// fft16
module fft16 (
    input  wire              clk,
    input  wire              rst_n,
    input  wire              start,
    input  wire signed [8:0] din_i,
    input  wire signed [8:0] din_q,
    output wire              ready,
    output wire              dout_valid,
    output wire signed [8:0] dout_i,
    output wire signed [8:0] dout_q
);
wire signed [8:0] fifo1_dout_i, fifo1_dout_q, fifo2_dout_i, fifo2_dout_q;
fft #(.SAMPLE_WORD_LENGTH(9), .SAMPLE_INT_LENGTH(0), .SAMPLE_FLOAT_LENGTH(8), .FIFO_DEPTH(16)) u_fft (
    .fifo1_dout_i (fifo1_dout_i),
    .fifo1_dout_q (fifo1_dout_q),
    .fifo2_dout_i (fifo2_dout_i),
    .fifo2_dout_q (fifo2_dout_q),
    .din_i        (din_i),
    .din_q        (din_q),
    .strt_pulse   (start),
    .valid_in     (1'b1),
    .rst          (rst_n),
    .clk          (clk),
    .idle         (ready),
    .res_valid    (dout_valid),
    .res_i        (dout_i),
    .res_q        (dout_q)
);
endmodule
make LEC_CHECK=0 ABC_AREA=1 CAP_MARGIN=20 CORE_MARGIN=2 CORE_UTILIZATION=71 PLACE_DENSITY_LB_ADDON=0.06 SETUP_SLACK_MARGIN=2.51 SLEW_MARGIN=20 finish   # period 8.43 ns
run.sh (not shown) runs the stock make flow with config.mk's settings and CLKGATE_MAP_FILE=.
The first run did not get past 5_1_grt with GRT-0232.
Change:
Settings changed: ABC_AREA 1 to default, CORE_UTILIZATION 71 to 62, PLACE_DENSITY_LB_ADDON 0.06 to default, SETUP_SLACK_MARGIN 2.51 to default.
Clock period 8.43 ns to 9.88 ns, I/O delays scaled along.
=>
- With this change the flow finished but fails on setup timing
- synthesized area falls by 3.1%
- synthesized cell count falls by 18%
- die size is higher by 11%
Change:
Settings changed: CORE_UTILIZATION 62 to 66, CTS_CLUSTER_DIAMETER from default to 127.
Clock period 9.88 ns to 8.76 ns, I/O delays scaled along.
The changed run completed, yet does not pass: setup timing.
Wire length came out higher by 4.4%.
Critical path depth came out lower by 1.
Worst setup slack loses 1.2 ns.
Clock-buffer cell count came out lower by 8.
Register-to-register slack loses 1.2 ns.
Synthesized area does not change.
Sequential share of layout area came out lower by 1.8 points.
Non-clock buffer count came out higher by 372.
Cell count came out higher by about 4%.
Change:
Settings changed: CORE_UTILIZATION 66 to 72, CTS_CLUSTER_DIAMETER 127 to default, SETUP_SLACK_MARGIN from default to -0.58.
Clock period 8.76 ns to 6.0 ns, I/O delays scaled along.
Now the flow aborted during 5_1_grt (DPL-0033).
Synthesized area stays the same.
Die size drops by 8.2%.
Synthesized cell count does not change.
Change:
Settings changed: ABC_AREA from default to 1, PLACE_DENSITY from default to 0.42, SETUP_SLACK_MARGIN -0.58 to default.
Clock period 6.0 ns to 7.86 ns, I/O delays scaled along.
What happened:
- The changed run died in 5_1_grt on GRT-0116
- synthesized area came out higher by a few percent
- die size came out higher by a few percent
- synthesized cell count came out higher by about a fifth


run A:
Starting RTL as in the previous note.
## fft16
module fft16 (
    input  wire              clk,
    input  wire              rst_n,
    input  wire              start,
    input  wire signed [8:0] din_i,
    input  wire signed [8:0] din_q,
    output wire              ready,
    output wire              dout_valid,
    output wire signed [8:0] dout_i,
    output wire signed [8:0] dout_q
);
==> flow/config.mk <==
export PLATFORM = sky130hd
export DESIGN_NAME = fft16
export DESIGN_NICKNAME = fft16
export VERILOG_FILES = /design/flow/design.v
export SDC_FILE = /design/flow/constraint.sdc
export NUM_CORES = 4
export LEC_CHECK = 0
export CAP_MARGIN = 20
export CORE_MARGIN = 2
export CORE_UTILIZATION = 68
export CTS_CLUSTER_SIZE = 98
export PLACE_DENSITY = 0.36
export SLEW_MARGIN = 20
export TNS_END_PERCENT = 30
==> flow/constraint.sdc <==
create_clock -name core_clock -period 6.75 [get_ports {clk}]
set_input_delay 1.3500 -clock core_clock [delete_from_list [all_inputs] [get_ports {clk}]]
set_output_delay 1.3500 -clock core_clock [all_outputs]
set_load 0.01 [all_outputs]
Finished, but not clean: run A, with setup timing.
Here is what was changed in the inputs of run B compared with run A.
- removing PLACE_DENSITY (formerly 0.36)
- changing CORE_UTILIZATION from 68 to 40
- removing CTS_CLUSTER_SIZE (formerly 98)
- setting SETUP_SLACK_MARGIN to -0.85 for the first time
- removing TNS_END_PERCENT (formerly 30)
- changing the clock period (ns, I/O delays scaled along) from 6.75 to 9.91
Notes after the runs:
The flow for run B finished, though final verification flagged setup timing. Routed wire length (lower): run B. Chip area grows by more than half when moving from run A to run B. Summary of run B over run A: relative area of clock buffers and inverters in the final design now sits higher; clock insertion delay at the later pin of the skew report now sits at about the same level. [compare] base=run A new=run B: placement-stage worst setup slack saw an increase; growth of design area from synthesis to finish saw a decrease. [compare] base=run A new=run B: final critical delay including setup and external delays increased 400 ps, wire length of the first global-routing pass decreased 11,000 um.
#### Input delta (run C over run B)
- CORE_UTILIZATION: 40 -> 64
- SETUP_SLACK_MARGIN: -0.85 -> 1.52
- the clock period (ns, I/O delays scaled along): 9.91 -> 5.52
Notes after the runs:
- In run C the implementation completed, yet the final layout does not meet the checks, the culprit being setup timing.
- Compared with run B, in run C routed length on met3 climbed 5100 um, number of fill cells in the layout dropped 7,134, clock skew dropped 11 ps, routed via count divided by cell count climbed 0.75.
- Looking at normalized max-slew margin across run C and run B, the one that comes out lower is run B.


Setup of v45:
fft16 again, from the RTL that the note above started with.
make LEC_CHECK=0 ABC_AREA=1 CAP_MARGIN=20 CELL_PAD_IN_SITES_DETAIL_PLACEMENT=0 CORE_MARGIN=2 CORE_UTILIZATION=71 CTS_CLUSTER_DIAMETER=230 CTS_CLUSTER_SIZE=42 GPL_ROUTABILITY_DRIVEN=1 PLACE_DENSITY_LB_ADDON=0.09 SLEW_MARGIN=20 finish   # period 5.5 ns
v45 did not finish; a tool error ended it in 5_1_grt.
Input changes introduced in v18 (baseline for comparison: v45):
# v45
export LEC_CHECK = 0
export ABC_AREA = 1
export CAP_MARGIN = 20
export CELL_PAD_IN_SITES_DETAIL_PLACEMENT = 0
export CORE_MARGIN = 2
export CORE_UTILIZATION = 71
export CTS_CLUSTER_DIAMETER = 230
export CTS_CLUSTER_SIZE = 42
export GPL_ROUTABILITY_DRIVEN = 1
export PLACE_DENSITY_LB_ADDON = 0.09
export SLEW_MARGIN = 20
create_clock -name core_clock -period 5.5 [get_ports {clk}]
# v18
export LEC_CHECK = 0
export CAP_MARGIN = 20
export CORE_MARGIN = 2
export CORE_UTILIZATION = 40
export SLEW_MARGIN = 20
create_clock -name core_clock -period 9.91 [get_ports {clk}]
[summary]
v18 | status: complete | timing, DRC, antenna: pass
v18 vs v45, post-synthesis share of cell area spent on full adders, half adders and majority gates went up by 0.84 points.
Compared with v45, in v18 combined area of all synthesized cells dropped about 3%, post-synth net total dropped 16%, fraction of synthesized area in multiplexers climbed 0.75 points, core box area climbed about 70%, synthesized instance count dropped about 18%.
On post-CTS setup buffer count, the lower figure sits with v18, not v45.
Setup changes, v18 to v36
# v18
export LEC_CHECK = 0
export CAP_MARGIN = 20
export CORE_MARGIN = 2
export CORE_UTILIZATION = 40
export SLEW_MARGIN = 20
create_clock -name core_clock -period 9.91 [get_ports {clk}]
# v36
export LEC_CHECK = 0
export CAP_MARGIN = 20
export CORE_MARGIN = 2
export CORE_UTILIZATION = 40
export SLEW_MARGIN = 20
create_clock -name core_clock -period 10.0 [get_ports {clk}]
[summary]
- Comparing the two runs side by side, v36 comes out ahead of v18 on cell area.
- Delta(cell area after placement, v36 - v18) < 0


Setup of onyx:
Starting RTL as in the previous note.
export LEC_CHECK = 0
export ABC_AREA = 1
export CAP_MARGIN = 20
export CELL_PAD_IN_SITES_DETAIL_PLACEMENT = 0
export CORE_ASPECT_RATIO = 1.04
export CORE_MARGIN = 2
export CORE_UTILIZATION = 71
export GPL_ROUTABILITY_DRIVEN = 1
export PLACE_DENSITY_LB_ADDON = 0.27
export SETUP_SLACK_MARGIN = -0.55
export SLEW_MARGIN = 20
create_clock -name core_clock -period 13.9 [get_ports {clk}]
What harbor does differently from onyx at the input level:
--- a/flow/config.mk
+++ b/flow/config.mk
@@ -8 +7,0 @@
-export ABC_AREA = 1
@@ -10,2 +8,0 @@
-export CELL_PAD_IN_SITES_DETAIL_PLACEMENT = 0
-export CORE_ASPECT_RATIO = 1.04
@@ -14,3 +11 @@
-export GPL_ROUTABILITY_DRIVEN = 1
-export PLACE_DENSITY_LB_ADDON = 0.27
-export SETUP_SLACK_MARGIN = -0.55
+export SETUP_SLACK_MARGIN = -0.82
==> flow/constraint.sdc <==
create_clock -name core_clock -period 8.43 [get_ports {clk}]
set_input_delay 1.6860 -clock core_clock [delete_from_list [all_inputs] [get_ports {clk}]]
set_output_delay 1.6860 -clock core_clock [all_outputs]
set_load 0.01 [all_outputs]
[summary]
- The count of multi-input combinational gates in harbor sits 720 below the value recorded for onyx.
- onyx → harbor: number of fillers in the final layout saw a decrease; pre-CTS worst setup slack saw a decrease; shortest clock period the worst path allows after layout saw a decrease; global-route usage over all layers saw an increase.
- onyx → harbor: combinational share of cell area now sits lower, worst setup slack now sits lower, maximum clock rate now sits higher, post-DP HPWL now sits higher.
- What the final checks of harbor revealed, after a flow that finished every stage, was a layout that fails on negative setup slack.
Relative to harbor, the following input files were edited for xenon:
--- a/flow/config.mk
+++ b/flow/config.mk
@@ -7,0 +8 @@
+export ABC_AREA = 1
@@ -11 +12,2 @@
-export SETUP_SLACK_MARGIN = -0.82
+export PLACE_DENSITY_LB_ADDON = 0.06
+export SETUP_SLACK_MARGIN = 2.41
--- outcome ---
Comparing xenon and harbor, die span in x is lower on harbor. Area of the placeable core grows by a few percent when moving from harbor to xenon. Die extent in y: xenon higher than harbor. The part of the Yosys area used for sequential elements of xenon falls short of that of harbor by 1.3 points. As the logs show, xenon stopped at global routing (5_1_grt) after a tool error, so it never reached the end of the flow. Between xenon and harbor, it is xenon whose xor/xnor share of the synthesized area is lower, by 1.7 points. Number of placement rows up 1 in xenon wrt harbor.
Here is what was changed in the inputs of garnet compared with xenon.
--- a/flow/config.mk
+++ b/flow/config.mk
@@ -8 +7,0 @@
-export ABC_AREA = 1
@@ -11,3 +10 @@
-export CORE_UTILIZATION = 71
-export PLACE_DENSITY_LB_ADDON = 0.06
-export SETUP_SLACK_MARGIN = 2.41
+export CORE_UTILIZATION = 64
==> flow/constraint.sdc <==
create_clock -name core_clock -period 11.1 [get_ports {clk}]
set_input_delay 2.2200 -clock core_clock [delete_from_list [all_inputs] [get_ports {clk}]]
set_output_delay 2.2200 -clock core_clock [all_outputs]
set_load 0.01 [all_outputs]
==> comparison <==
The final layout from garnet, which completed every stage, passed the timing, design-rule and antenna checks at the end of the flow. Summary — area after synthesis, garnet relative to xenon: lower, by 3.1%. Post-CTS setup buffer count sits lower in garnet than in xenon. garnet vs xenon: placeable core area up by a little under 10%. Compared with xenon, garnet shows a number of buffers inserted during clock tree synthesis that is about 8% higher.
## Diff of input files: lagoon against garnet
--- a/flow/config.mk
+++ b/flow/config.mk
@@ -10 +10 @@
-export CORE_UTILIZATION = 64
+export CORE_UTILIZATION = 70
==> flow/constraint.sdc <==
create_clock -name core_clock -period 7.16 [get_ports {clk}]
set_input_delay 1.4320 -clock core_clock [delete_from_list [all_inputs] [get_ports {clk}]]
set_output_delay 1.4320 -clock core_clock [all_outputs]
set_load 0.01 [all_outputs]
[summary]
Summary of lagoon over garnet: die area shows a reduction of 8.5%, register bit count reported by yosys shows no meaningful change, minimum setup slack after placement shows a reduction of 3.03 ns, synthesized area shows no meaningful change. lagoon is listed as incomplete: the tool reported an error in clock tree synthesis (4_1_cts) and the run ended there.


== run 1 ==
Starting RTL as in the previous note.
clock: 12.8 ns
lec_check: 0
abc_area: 1
cap_margin: 20
cell_pad_in_sites_detail_placement: 0
core_aspect_ratio: 1.04
core_margin: 2
core_utilization: 72
gpl_routability_driven: 1
place_density_lb_addon: 0.27
setup_slack_margin: -1.27
slew_margin: 20
Per the final summary, run 1 finished and its layout is clean on timing, DRC and antenna.
## Diff of input files: run 2 against run 1
Settings: changing PLACE_DENSITY_LB_ADDON from 0.27 to 0.12; removing CORE_ASPECT_RATIO (formerly 1.04); setting CTS_CLUSTER_DIAMETER to 283 for the first time; changing ABC_AREA from 1 to 0; changing SETUP_SLACK_MARGIN from -1.27 to 2.59; changing the clock period (ns, I/O delays scaled along) from 12.8 to 9.2.
==> comparison <==
Compared with run 1, in run 2 routed wire length on met2 went up, cell area rose 13%. Changes observed in run 2 relative to run 1: top achievable clock speed grew by 8.7%; hold slack held steady; global-route wire length before repair grew by about 13%; largest fanout on the critical path shrank by 62; multi-input gate count shrank by 720. Compared with run 1, run 2 degrades wire length. Although it ran to completion, run 2 produced a layout that fails the final checks because of max-capacitance violations, max-slew violations, negative setup slack. Run 1 has completed all stages; timing, DRC and antenna checks passed.
### run 2 -> run 3
Settings: setting CORE_ASPECT_RATIO to 1.04 for the first time; removing CTS_CLUSTER_DIAMETER (formerly 283); changing CORE_UTILIZATION from 72 to 63; removing PLACE_DENSITY_LB_ADDON (formerly 0.12); changing SETUP_SLACK_MARGIN from 2.59 to -0.55; changing the clock period (ns, I/O delays scaled along) from 9.2 to 13.9.
--- outcome ---
Both conditions hold for run 3: the flow ran to the end and the final layout passed the timing, design-rule and antenna checks.
Run 2 finished all stages; layout check result: FAIL, due to max-capacitance violations, max-slew violations, negative setup slack.
Diff run 2 -> run 3: worst-case setup slack after placement shows an increase of 2.54 ns, number of DRC markers in iteration 0 shows a reduction of 58%, final critical path time including I/O delays and setup shows an increase of 1.51 ns.
In the final design statistics, run 3 uses fewer standard cells in total than run 2.
Going from run 2 to run 3, summed area of non-filler cells in the final layout went down 14%; smallest hold slack held.


## build 22
fft16 again, from the RTL that the note above started with.
Settings: LEC_CHECK=0, CAP_MARGIN=20, CELL_PAD_IN_SITES_DETAIL_PLACEMENT=1, CORE_MARGIN=2, CORE_UTILIZATION=33, GPL_ROUTABILITY_DRIVEN=1, MIN_ROUTING_LAYER=met2, PLACE_DENSITY=0.59, SLEW_MARGIN=20; clock period 8.73 ns.
The flow completed for build 22, but it is not clean: the layout still shows setup timing.
What build 66 does differently from build 22 at the input level:
Settings: CORE_UTILIZATION: 33 -> 72; GPL_ROUTABILITY_DRIVEN: 1 -> unset; PLACE_DENSITY: 0.59 -> unset; CTS_CLUSTER_SIZE: unset -> 47; CELL_PAD_IN_SITES_DETAIL_PLACEMENT: 1 -> unset; MIN_ROUTING_LAYER: met2 -> unset; the clock period (ns, I/O delays scaled along): 8.73 -> 9.58.
==> results <==
Mean routed wirelength per cell came out higher on build 66 than on build 22. Higher setup TNS goes to build 66 over build 22. Min time the final worst path needs with I/O delays and setup across build 66 and build 22: build 22. Diff build 22 -> build 66 | cell count | down by more than 10%. [build 66] flow finished | final checks: failed | reasons: setup timing. Looking only at number of buffers and inverters on the critical path, and setting everything else aside, the lower value of build 66 and build 22 goes to build 66. The end-of-flow core utilization in build 66 was higher than what build 22 gave.


fft16 again, from the RTL that the note above started with.
==> flow/config.mk <==
export PLATFORM = sky130hd
export DESIGN_NAME = fft16
export DESIGN_NICKNAME = fft16
export VERILOG_FILES = /design/flow/design.v
export SDC_FILE = /design/flow/constraint.sdc
export NUM_CORES = 4
export LEC_CHECK = 0
export CAP_MARGIN = 20
export CELL_PAD_IN_SITES_GLOBAL_PLACEMENT = 1
export CORE_MARGIN = 2
export CORE_UTILIZATION = 46
export CTS_CLUSTER_SIZE = 91
export GPL_ROUTABILITY_DRIVEN = 0
export SETUP_SLACK_MARGIN = 0.78
export SLEW_MARGIN = 10
export TNS_END_PERCENT = 20
==> flow/constraint.sdc <==
create_clock -name core_clock -period 15.9 [get_ports {clk}]
set_input_delay 3.1800 -clock core_clock [delete_from_list [all_inputs] [get_ports {clk}]]
set_output_delay 3.1800 -clock core_clock [all_outputs]
set_load 0.01 [all_outputs]
The baseline ran to the end with no violations.
Rerun with:
- CELL_PAD_IN_SITES_GLOBAL_PLACEMENT: 1 -> default
- CORE_UTILIZATION: 46 -> 56
- CTS_CLUSTER_SIZE: 91 -> default
- GPL_ROUTABILITY_DRIVEN: 0 -> default
- SETUP_SLACK_MARGIN: 0.78 -> default
- SLEW_MARGIN: 10 -> 20
- TNS_END_PERCENT: 20 -> default
- clock period: 15.9 -> 9.91 ns (I/O delays scaled with it)
Outcome: The changed run went through all stages and came out clean; clock skew is lower by 18 ps; cell area goes up by 9.9%; area after synthesis does not change; sequential share of layout area drops by 3.3 points; hold slack improves by 7.4 ps; maximum frequency came out higher by 25%; via count is higher by 8.1%; flip-flop count stays the same; routed wire length is about the same.
